==> zinc <==
==> flow/design.v <==
`timescale 1ns / 1ps
module mux_2x1_rtl(in_0, in_1, select, out);
	input	select;
	input in_0; 
	input in_1;
	output out;
	assign out = (in_0 && ~select) || (in_1 && select);
endmodule
`timescale 1ns / 1ps
module mux_4x1_behavioral(in_0, in_1, in_2, in_3, select, out);
	input in_0;
	input in_1;
	input in_2;
	input in_3;
	input [1:0] select;
	output out;
	reg out;
	always@(select, in_0, in_1, in_2, in_3)
	begin
		case(select)
			2'b00: out = in_0;
			2'b01: out = in_1;
			2'b10: out = in_2;
			2'b11: out = in_3;
		endcase
	end
endmodule
`timescale 1ns / 1ps
module bfa_gl(in_0, in_1, carry_in, result, carry_out);
	input in_0, in_1, carry_in;
	output result, carry_out;
	wire w_xor, w_and_0, w_and_1;
	xor X0(w_xor, in_0, in_1);
	xor X1(result, w_xor, carry_in);
	and A0(w_and_0, w_xor, carry_in);
	and A1(w_and_1, in_0, in_1);
	or O1(carry_out, w_and_0, w_and_1);
endmodule
`timescale 1ns / 1ps
module alu_bitslice(in_a, in_b, in_carry, in_control, out_carry, out_result);
	input in_a, in_b, in_carry;
	input [2:0] in_control;
	wire w_xor_b_c0, w_invert_a, w_and_a_b, w_or_a_b, w_sum, w_2x1;
	output out_result;
	output out_carry;
	xor (w_xor_b_c0, in_b, in_control[0]);
	or  (w_or_a_b, in_a, w_xor_b_c0);
	and (w_and_a_b, in_a, w_xor_b_c0);
	not (w_invert_a, in_a);
	bfa_gl bfa (in_a, w_xor_b_c0, in_carry, w_sum, out_carry);
	mux_2x1_rtl mux_2x1 (w_invert_a, w_xor_b_c0, in_control[0], w_2x1);
	mux_4x1_behavioral mux_4x1 (w_sum, w_or_a_b, w_and_a_b, w_2x1, in_control[2:1], out_result);
endmodule
`timescale 1ns / 1ps
module n_bit_alu(a_in, b_in, control_in, sum_out, carry_out, overflow_out, zero_out);
	parameter n = 8;
	input [7:0] a_in;
	input [7:0] b_in;
	input [2:0] control_in;
	output [7:0] sum_out; 
	output carry_out, overflow_out, zero_out;
	wire [8:0] carry;
	wire is_zero_out;
	and is_zero(is_zero_out, ~sum_out[0], ~sum_out[1], ~sum_out[2], ~sum_out[3], ~sum_out[4], ~sum_out[5], ~sum_out[6], ~sum_out[7]);
	genvar i;
	assign carry_out = carry[n];
	assign overflow_out = carry[n - 1] ^ carry[n];
	assign zero_out = is_zero_out;
	assign carry[0] = control_in[0];
	alu_bitslice adder(a_in[0], b_in[0], carry[0], control_in, carry[1], sum_out[0]); 
	generate 
		for (i = 1; i < n; i = i + 1)
			begin: aluBitGen
				alu_bitslice adder(a_in[i], b_in[i], carry[i], control_in, carry[i+1], sum_out[i]);
			end
	endgenerate
endmodule
`timescale 1ns / 1ps
module acc_cpu(
	input clk,
	input rst,
	output [7:0] imem_addr,
	input [15:0] imem_rdata,
	output reg dmem_req,
	output reg dmem_we,
	output reg [7:0] dmem_addr,
	output [7:0] dmem_wdata,
	input dmem_ack,
	input [7:0] dmem_rdata,
	input [7:0] in_data,
	input in_valid,
	output in_ready,
	output [7:0] out_data,
	output out_valid,
	input out_ready,
	output halted,
	output [7:0] acc,
	output flag_c,
	output flag_z,
	output flag_v
);
parameter S_F0 = 4'd0;    
parameter S_F1 = 4'd1;    
parameter S_DEC = 4'd2;   
parameter S_IND = 4'd3;   
parameter S_MEM = 4'd4;   
parameter S_EX = 4'd5;    
parameter S_ST = 4'd6;    
parameter S_MUL = 4'd7;   
parameter S_DIV = 4'd8;   
parameter S_DIVW = 4'd9;  
parameter S_IN = 4'd10;   
parameter S_OUT = 4'd11;  
parameter S_NX = 4'd12;   
parameter S_HLT = 4'd13;  
reg [3:0] state;
reg [7:0] pc, npc;
reg [15:0] ir;
reg [7:0] ACC;
reg C, Z, V;
reg [7:0] mdata;
reg [7:0] JSRaddrReg;
reg [7:0] InteruptAdrReg;
reg [3:0] HVPIReg;
reg [7:0] MULreg, MULreg2;
reg [7:0] DIVreg;
reg ev_ov, ev_bi, ev_ba;
wire [4:0] op = ir[15:11];
wire [2:0] mode = ir[10:8];
wire [7:0] imm = ir[7:0];
wire is_alu = (op[4:3] == 2'b00);
wire is_ld = (op == 5'b01000);
wire is_st = (op == 5'b01001);
wire is_shl = (op == 5'b01010);
wire is_shr = (op == 5'b01011);
wire is_in = (op == 5'b01100);
wire is_out = (op == 5'b01101);
wire is_hlt = (op == 5'b01110);
wire is_hv = (op == 5'b01111);
wire is_mul = (op == 5'b11000);
wire is_div = (op == 5'b11001);
wire is_br = (op == 5'b11010);
wire is_bz = (op == 5'b11011);
wire is_jsr = (op == 5'b11100);
wire is_rts = (op == 5'b11101);
wire is_rti = (op == 5'b11110);
wire is_bad = (op[4:3] == 2'b10) || (op == 5'b11111);
wire bad_mode = (is_alu || is_ld) && (mode > 3'd2);
reg [7:0] alu_b;
reg [2:0] alu_ctl;
wire [7:0] alu_out;
wire alu_c, alu_v, alu_z;
n_bit_alu ALU(ACC, alu_b, alu_ctl, alu_out, alu_c, alu_v, alu_z);
always @(*) begin
	alu_b = (mode == 3'd0) ? imm : mdata;
	alu_ctl = op[2:0];
	if (state == S_MUL) begin
		alu_b = MULreg2;
		alu_ctl = 3'b000;
	end else if (state == S_DIV) begin
		alu_b = imm;
		alu_ctl = 3'b001;
	end
end
wire ovf_en = (HVPIReg == 4'b0000) || HVPIReg[0];
wire bi_en = (HVPIReg == 4'b0000) || HVPIReg[1];
wire ba_en = (HVPIReg == 4'b0000) || HVPIReg[2];
assign imem_addr = pc;
assign dmem_wdata = ACC;
assign in_ready = (state == S_IN);
assign out_valid = (state == S_OUT);
assign out_data = ACC;
assign halted = (state == S_HLT);
assign acc = ACC;
assign flag_c = C;
assign flag_z = Z;
assign flag_v = V;
always @(posedge clk) begin
	if (rst) begin
		state <= S_F0;
		pc <= 8'd0;
		npc <= 8'd0;
		ir <= 16'd0;
		ACC <= 8'd0;
		C <= 1'b0;
		Z <= 1'b0;
		V <= 1'b0;
		mdata <= 8'd0;
		JSRaddrReg <= 8'd0;
		InteruptAdrReg <= 8'd0;
		HVPIReg <= 4'd0;
		MULreg <= 8'd0;
		MULreg2 <= 8'd0;
		DIVreg <= 8'd0;
		ev_ov <= 1'b0;
		ev_bi <= 1'b0;
		ev_ba <= 1'b0;
		dmem_req <= 1'b0;
		dmem_we <= 1'b0;
		dmem_addr <= 8'd0;
	end else begin
		case (state)
		S_F0: begin
			ev_ov <= 1'b0;
			ev_bi <= 1'b0;
			ev_ba <= 1'b0;
			state <= S_F1;
		end
		S_F1: begin
			ir <= imem_rdata;
			state <= S_DEC;
		end
		S_DEC: begin
			npc <= pc + 8'd1;
			if (bad_mode) begin
				ev_ba <= 1'b1;
				state <= S_NX;
			end else if (is_bad) begin
				ev_bi <= 1'b1;
				state <= S_NX;
			end else if ((is_alu || is_ld) && mode == 3'd1) begin
				dmem_req <= 1'b1;
				dmem_we <= 1'b0;
				dmem_addr <= imm;
				state <= S_MEM;
			end else if ((is_alu || is_ld) && mode == 3'd2) begin
				dmem_req <= 1'b1;
				dmem_we <= 1'b0;
				dmem_addr <= imm;
				state <= S_IND;
			end else if (is_alu || is_ld) begin
				state <= S_EX;
			end else if (is_st) begin
				dmem_req <= 1'b1;
				dmem_we <= 1'b1;
				dmem_addr <= imm;
				state <= S_ST;
			end else if (is_mul) begin
				MULreg <= imm;
				MULreg2 <= ACC;
				state <= S_MUL;
			end else if (is_div) begin
				if (imm == 8'd0) begin
					ACC <= 8'hff;
					state <= S_NX;
				end else begin
					DIVreg <= 8'd0;
					state <= S_DIV;
				end
			end else if (is_in) begin
				state <= S_IN;
			end else if (is_out) begin
				state <= S_OUT;
			end else if (is_hlt) begin
				state <= S_HLT;
			end else begin
				if (is_shl) ACC <= {ACC[6:0], 1'b0};
				if (is_shr) ACC <= {1'b0, ACC[7:1]};
				if (is_hv) HVPIReg <= imm[3:0];
				if (is_br || (is_bz && Z)) npc <= imm;
				if (is_jsr) begin
					JSRaddrReg <= pc + 8'd1;
					npc <= imm;
				end
				if (is_rts) npc <= JSRaddrReg;
				if (is_rti) npc <= InteruptAdrReg;
				state <= S_NX;
			end
		end
		S_IND: begin
			if (dmem_ack) begin
				dmem_req <= 1'b0;
				dmem_addr <= dmem_rdata;
				state <= S_MEM;
			end else if (!dmem_req) begin
				dmem_req <= 1'b1;
			end
		end
		S_MEM: begin
			if (dmem_ack) begin
				dmem_req <= 1'b0;
				mdata <= dmem_rdata;
				state <= S_EX;
			end else begin
				dmem_req <= 1'b1;
			end
		end
		S_EX: begin
			if (is_ld) begin
				ACC <= (mode == 3'd0) ? imm : mdata;
			end else begin
				ACC <= alu_out;
				C <= alu_c;
				Z <= alu_z;
				V <= alu_v;
				ev_ov <= alu_v;
			end
			state <= S_NX;
		end
		S_ST: begin
			if (dmem_ack) begin
				dmem_req <= 1'b0;
				dmem_we <= 1'b0;
				state <= S_NX;
			end
		end
		S_MUL: begin
			ACC <= alu_out;
			MULreg <= MULreg - 8'd1;
			if (MULreg == 8'd2) state <= S_NX;
		end
		S_DIV: begin
			if (alu_c) begin
				ACC <= alu_out;
				DIVreg <= DIVreg + 8'd1;
			end else begin
				state <= S_DIVW;
			end
		end
		S_DIVW: begin
			ACC <= DIVreg;
			state <= S_NX;
		end
		S_IN: begin
			if (in_valid) begin
				ACC <= in_data;
				state <= S_NX;
			end
		end
		S_OUT: begin
			if (out_ready) state <= S_NX;
		end
		S_NX: begin
			if (ev_ov && ovf_en) begin
				InteruptAdrReg <= npc;
				pc <= 8'd100;
			end else if (ev_bi && bi_en) begin
				InteruptAdrReg <= npc;
				pc <= 8'd110;
			end else if (ev_ba && ba_en) begin
				InteruptAdrReg <= npc;
				pc <= 8'd120;
			end else begin
				pc <= npc;
			end
			state <= S_F0;
		end
		S_HLT: begin
		end
		default: state <= S_F0;
		endcase
	end
end
endmodule
==> flow/run.sh <==
#!/bin/bash
# the make line also repeats each setting of config.mk as NAME=value (left out here)
make -C /OpenROAD-flow-scripts/flow DESIGN_CONFIG=/design/flow/config.mk WORK_HOME=/design/flow/orfs CLKGATE_MAP_FILE= finish
==> flow/config.mk <==
export PLATFORM = sky130hd
export DESIGN_NAME = acc_cpu
export DESIGN_NICKNAME = acc_cpu
export VERILOG_FILES = /design/flow/design.v
export SDC_FILE = /design/flow/constraint.sdc
export NUM_CORES = 4
export LEC_CHECK = 0
export ABC_AREA = 1
export CAP_MARGIN = 20
export CORE_MARGIN = 2
export CORE_UTILIZATION = 72
export CTS_CLUSTER_DIAMETER = 277
export CTS_CLUSTER_SIZE = 37
export HOLD_SLACK_MARGIN = 0.3
export PLACE_DENSITY = 0.6
export SETUP_SLACK_MARGIN = -0.11
export SLEW_MARGIN = 20
==> flow/constraint.sdc <==
create_clock -name core_clock -period 1.76 [get_ports {clk}]
set_input_delay 0.3520 -clock core_clock [delete_from_list [all_inputs] [get_ports {clk}]]
set_output_delay 0.3520 -clock core_clock [all_outputs]
set_load 0.01 [all_outputs]
==> harbor (differences from zinc) <==
- CORE_ASPECT_RATIO: not set -> 1.86
- CORE_UTILIZATION: 72 -> 40
- CTS_CLUSTER_DIAMETER: 277 -> 387
- CTS_CLUSTER_SIZE: 37 -> 54
- HOLD_SLACK_MARGIN: 0.3 -> -0.03
- PLACE_DENSITY: 0.6 -> not set
- SETUP_SLACK_MARGIN: -0.11 -> not set
==> flow/constraint.sdc (replaced) <==
create_clock -name core_clock -period 7.0 [get_ports {clk}]
set_input_delay 1.4000 -clock core_clock [delete_from_list [all_inputs] [get_ports {clk}]]
set_output_delay 1.4000 -clock core_clock [all_outputs]
set_load 0.01 [all_outputs]
==> results <==
| quantity | zinc | harbor |
|---|---|---|
| Post-synthesis compound-gate area fraction | 22.9% | 22.9% |
| Row Count | 36 | 66 |
| Pre-CTS setup slack | -2.84 ns | 1.27 ns |
| Placed cell count | 1368 | 1316 |
| Floorplan utilization | 73.6% | 40.9% |
| Leading cell type by number of instances after synthesis | nand2_1 | nand2_1 |
| Die Area | 0.0108 mm^2 | 0.0190 mm^2 |
| Total placed instance area | 0.00915 mm^2 | 0.00799 mm^2 |
| Vertical extent of the die | 104 um | 186 um |
| Result of the run | stopped before the end | complete, no violations |
| Last stage reached | clock tree synthesis (4_1_cts) | - |
| Global placement routability congestion | 1.05 | 0.977 |
| Detailed Place HPWL | 22.9 mm | 19.0 mm |
| Fraction of the mapped netlist area in adder cells | 5.45% | 5.45% |
| X dimension of the die | 104 um | 102 um |
| Core Area | 0.00973 mm^2 | 0.0175 mm^2 |
